==> inputs of nickel <==
==> flow/design.v <==
`timescale 1ns / 1ps
module SCALER_CLOCK_v2(
		input clk33_i,
		input rst_i,
		output khz_clk_o
    );
	localparam [15:0] MATCH = 33333;
	reg [15:0] counter;
	reg khz_clk;
	always @(posedge clk33_i) begin
		if (rst_i) begin
			counter <= {16{1'b0}};
			khz_clk <= 1'b0;
		end else begin
			if (khz_clk) counter <= {16{1'b0}};
			else counter <= counter + 1;
			khz_clk <= (counter == MATCH);
		end
	end
	assign khz_clk_o = khz_clk;
endmodule
`timescale 1ns / 1ps
module ANITA3_scaler(
		clk_i,
		rst_i,
		pps_i,
		count_i,
		scaler_o
    );
	parameter WIDTH = 8;
	parameter PRESCALE = 0;
	input clk_i;
	input rst_i;
	input pps_i;
	input count_i;
	output [WIDTH-1:0] scaler_o;
	reg [WIDTH+PRESCALE-1:0] counter;
	wire [WIDTH+PRESCALE:0] counter_plus_one = counter + 1;
	reg [WIDTH-1:0] scaler;
	always @(posedge clk_i) begin
		if (rst_i) begin
			counter <= {WIDTH+PRESCALE{1'b0}};
			scaler <= {WIDTH{1'b0}};
		end else begin
			if (pps_i) counter <= {WIDTH+PRESCALE{1'b0}};
			else if (count_i && !counter_plus_one[WIDTH+PRESCALE]) counter <= counter_plus_one;
			if (pps_i) scaler <= counter[PRESCALE +: WIDTH];
		end
	end
	assign scaler_o = scaler;
endmodule
`timescale 1ns / 1ps
module SCALER_TOPv2(
		input clk33_i,
		input rst_i,
		input [16:0] scal_i,
		input [4:0] scal_addr_i,
		input scal_rd_i,
		output [15:0] scal_dat_o,
		output [15:0] refpulse_cnt_o
    );
	wire update_scalers;
	SCALER_CLOCK_v2 u_clk(.clk33_i(clk33_i),
								 .rst_i(rst_i),
								 .khz_clk_o(update_scalers));
	wire [15:0] scaler_data_out[31:0];
	reg [1:0] ref_pulse_reg;
	reg [15:0] ref_pulse_counter;
	reg [15:0] ref_pulse_count;
	reg [15:0] gated_scaler;
	wire [15:0] ref_pulse_in = {16{scal_i[0]}};
	always @(posedge clk33_i) begin
		if (rst_i) begin
			gated_scaler <= {16{1'b0}};
			ref_pulse_reg <= {2{1'b0}};
			ref_pulse_counter <= {16{1'b0}};
			ref_pulse_count <= {16{1'b0}};
		end else begin
			gated_scaler <= ref_pulse_in & scal_i[16:1];
			ref_pulse_reg <= {ref_pulse_reg[0],scal_i[0]};
			if (update_scalers) ref_pulse_counter <= {16{1'b0}};
			else if (ref_pulse_reg[0] && !ref_pulse_reg[1]) ref_pulse_counter <= ref_pulse_counter + 1;
			if (update_scalers) ref_pulse_count <= ref_pulse_counter;
		end
	end
	generate
		genvar trig, ant;
		for (trig=0;trig<4;trig=trig+1) begin : L1
			ANITA3_scaler #(.WIDTH(16),.PRESCALE(0)) u_l1_scaler(.clk_i(clk33_i),
																				  .rst_i(rst_i),
																				  .pps_i(update_scalers),
																				  .count_i(scal_i[1+trig]),
																				  .scaler_o(scaler_data_out[12+trig]));
			ANITA3_scaler #(.WIDTH(16),.PRESCALE(0)) u_l1_mon_scaler(.clk_i(clk33_i),
																				  .rst_i(rst_i),
																				  .pps_i(update_scalers),
																				  .count_i(gated_scaler[trig]),
																				  .scaler_o(scaler_data_out[28+trig]));
		end
		for (ant=0;ant<12;ant=ant+1) begin : ANT
			ANITA3_scaler #(.WIDTH(16),.PRESCALE(0)) u_ant_scaler(.clk_i(clk33_i),
																					.rst_i(rst_i),
																					.pps_i(update_scalers),
																					.count_i(scal_i[5+ant]),
																					.scaler_o(scaler_data_out[ant]));
			ANITA3_scaler #(.WIDTH(16),.PRESCALE(0)) u_ant_mon_scaler(.clk_i(clk33_i),
																					.rst_i(rst_i),
																					.pps_i(update_scalers),
																					.count_i(gated_scaler[4+ant]),
																					.scaler_o(scaler_data_out[16+ant]));
		end
	endgenerate
	reg scaler_bank;
	reg [31:0] scaler_ram[63:0];
	reg [31:0] scaler_out;
	reg reading;
	reg updating;
	reg was_updating;
	reg maybe_reading_too_slow;
	reg [4:0] scaler_addr_count;
	wire [5:0] scaler_addr_count_plus_one = scaler_addr_count + 1;
	always @(posedge clk33_i) begin
		if (updating && !rst_i)
			scaler_ram[{scaler_bank,scaler_addr_count}] <= {ref_pulse_count,scaler_data_out[scaler_addr_count]};
		scaler_out <= scaler_ram[{!scaler_bank,scal_addr_i}];
	end
	always @(posedge clk33_i) begin	
		if (rst_i) begin
			scaler_bank <= 1'b0;
			reading <= 1'b0;
			updating <= 1'b0;
			was_updating <= 1'b0;
			maybe_reading_too_slow <= 1'b0;
			scaler_addr_count <= {5{1'b0}};
		end else begin
		if (update_scalers) updating <= 1;
		else if (scaler_addr_count_plus_one[5]) updating <= 0;
		if (updating) scaler_addr_count <= scaler_addr_count_plus_one;
		if ((scal_addr_i == {5{1'b0}}) && scal_rd_i)
			reading <= 1;
		else if ((scal_addr_i == {5{1'b1}}) && scal_rd_i) 
			reading <= 0;
		else if (update_scalers && maybe_reading_too_slow)
			reading <= 0;
		if (!reading) maybe_reading_too_slow <= 0;
		else if (update_scalers && reading) maybe_reading_too_slow <= 1;
		was_updating <= updating;
		if (!updating && was_updating && !reading) scaler_bank <= ~scaler_bank;		
		end
	end
	assign scal_dat_o = scaler_out[15:0];
	assign refpulse_cnt_o = scaler_out[31:16];
endmodule
==> flow/run.sh <==
#!/bin/bash
# the make line also repeats each setting of config.mk as NAME=value (left out here)
make -C /OpenROAD-flow-scripts/flow DESIGN_CONFIG=/design/flow/config.mk WORK_HOME=/design/flow/orfs CLKGATE_MAP_FILE= finish
==> flow/config.mk <==
export PLATFORM = sky130hd
export DESIGN_NAME = SCALER_TOPv2
export DESIGN_NICKNAME = SCALER_TOPv2
export VERILOG_FILES = /design/flow/design.v
export SDC_FILE = /design/flow/constraint.sdc
export NUM_CORES = 4
export LEC_CHECK = 0
export CAP_MARGIN = 5
export CELL_PAD_IN_SITES_DETAIL_PLACEMENT = 0
export CELL_PAD_IN_SITES_GLOBAL_PLACEMENT = 0
export CORE_ASPECT_RATIO = 1.52
export CORE_MARGIN = 5
export CORE_UTILIZATION = 70
export CTS_CLUSTER_SIZE = 52
export GPL_TIMING_DRIVEN = 1
export MAX_ROUTING_LAYER = met4
export MIN_ROUTING_LAYER = met1
export SETUP_SLACK_MARGIN = 0.93
export SLEW_MARGIN = 20
export TNS_END_PERCENT = 90
==> flow/constraint.sdc <==
create_clock -name core_clock -period 3.81 [get_ports {clk33_i}]
set_input_delay 0.7620 -clock core_clock [delete_from_list [all_inputs] [get_ports {clk33_i}]]
set_output_delay 0.7620 -clock core_clock [all_outputs]
set_load 0.01 [all_outputs]
==> violet: changes against nickel <==
==> flow/config.mk (replaced) <==
export PLATFORM = sky130hd
export DESIGN_NAME = SCALER_TOPv2
export DESIGN_NICKNAME = SCALER_TOPv2
export VERILOG_FILES = /design/flow/design.v
export SDC_FILE = /design/flow/constraint.sdc
export NUM_CORES = 4
export LEC_CHECK = 0
export CAP_MARGIN = 20
export CORE_MARGIN = 2
export CORE_UTILIZATION = 65
export CTS_CLUSTER_SIZE = 74
export MAX_ROUTING_LAYER = met4
export SETUP_SLACK_MARGIN = -0.65
export SLEW_MARGIN = 20
==> flow/constraint.sdc (replaced) <==
create_clock -name core_clock -period 6.8 [get_ports {clk33_i}]
set_input_delay 1.3600 -clock core_clock [delete_from_list [all_inputs] [get_ports {clk33_i}]]
set_output_delay 1.3600 -clock core_clock [all_outputs]
set_load 0.01 [all_outputs]
==> CHANGELOG.md <==
## Implementation

* Fp util at 65.3%
* Die width at between 400 and 500 µm
* Outcome: no timing/DRC/antenna violations
* Placed Area at approximately 130000 µm²
* Post-CTS Repair Setup Buffers at 0
* Global-route wire length before repair at 538000 µm
* # placed instances at 11200
* Post-DP HPWL at 235000 µm
* Core Region at 197000 µm²
* Drt first pass iters at 7
* Die height at 449 µm
* Num CTS Buffers at 329
* Placement Setup Slack at roughly 2000 ps
[end of results for violet]
==> CHANGELOG.md <==
### Changed

* Post-CTS Repair Setup Buffers at 61
* Fp util at between 70% and 80%
* Failing step: global routing
* Core Region at 183000 µm²
* # placed instances at 11200
* Outcome: did not finish
* Num CTS Buffers at 287
[end of results for nickel]
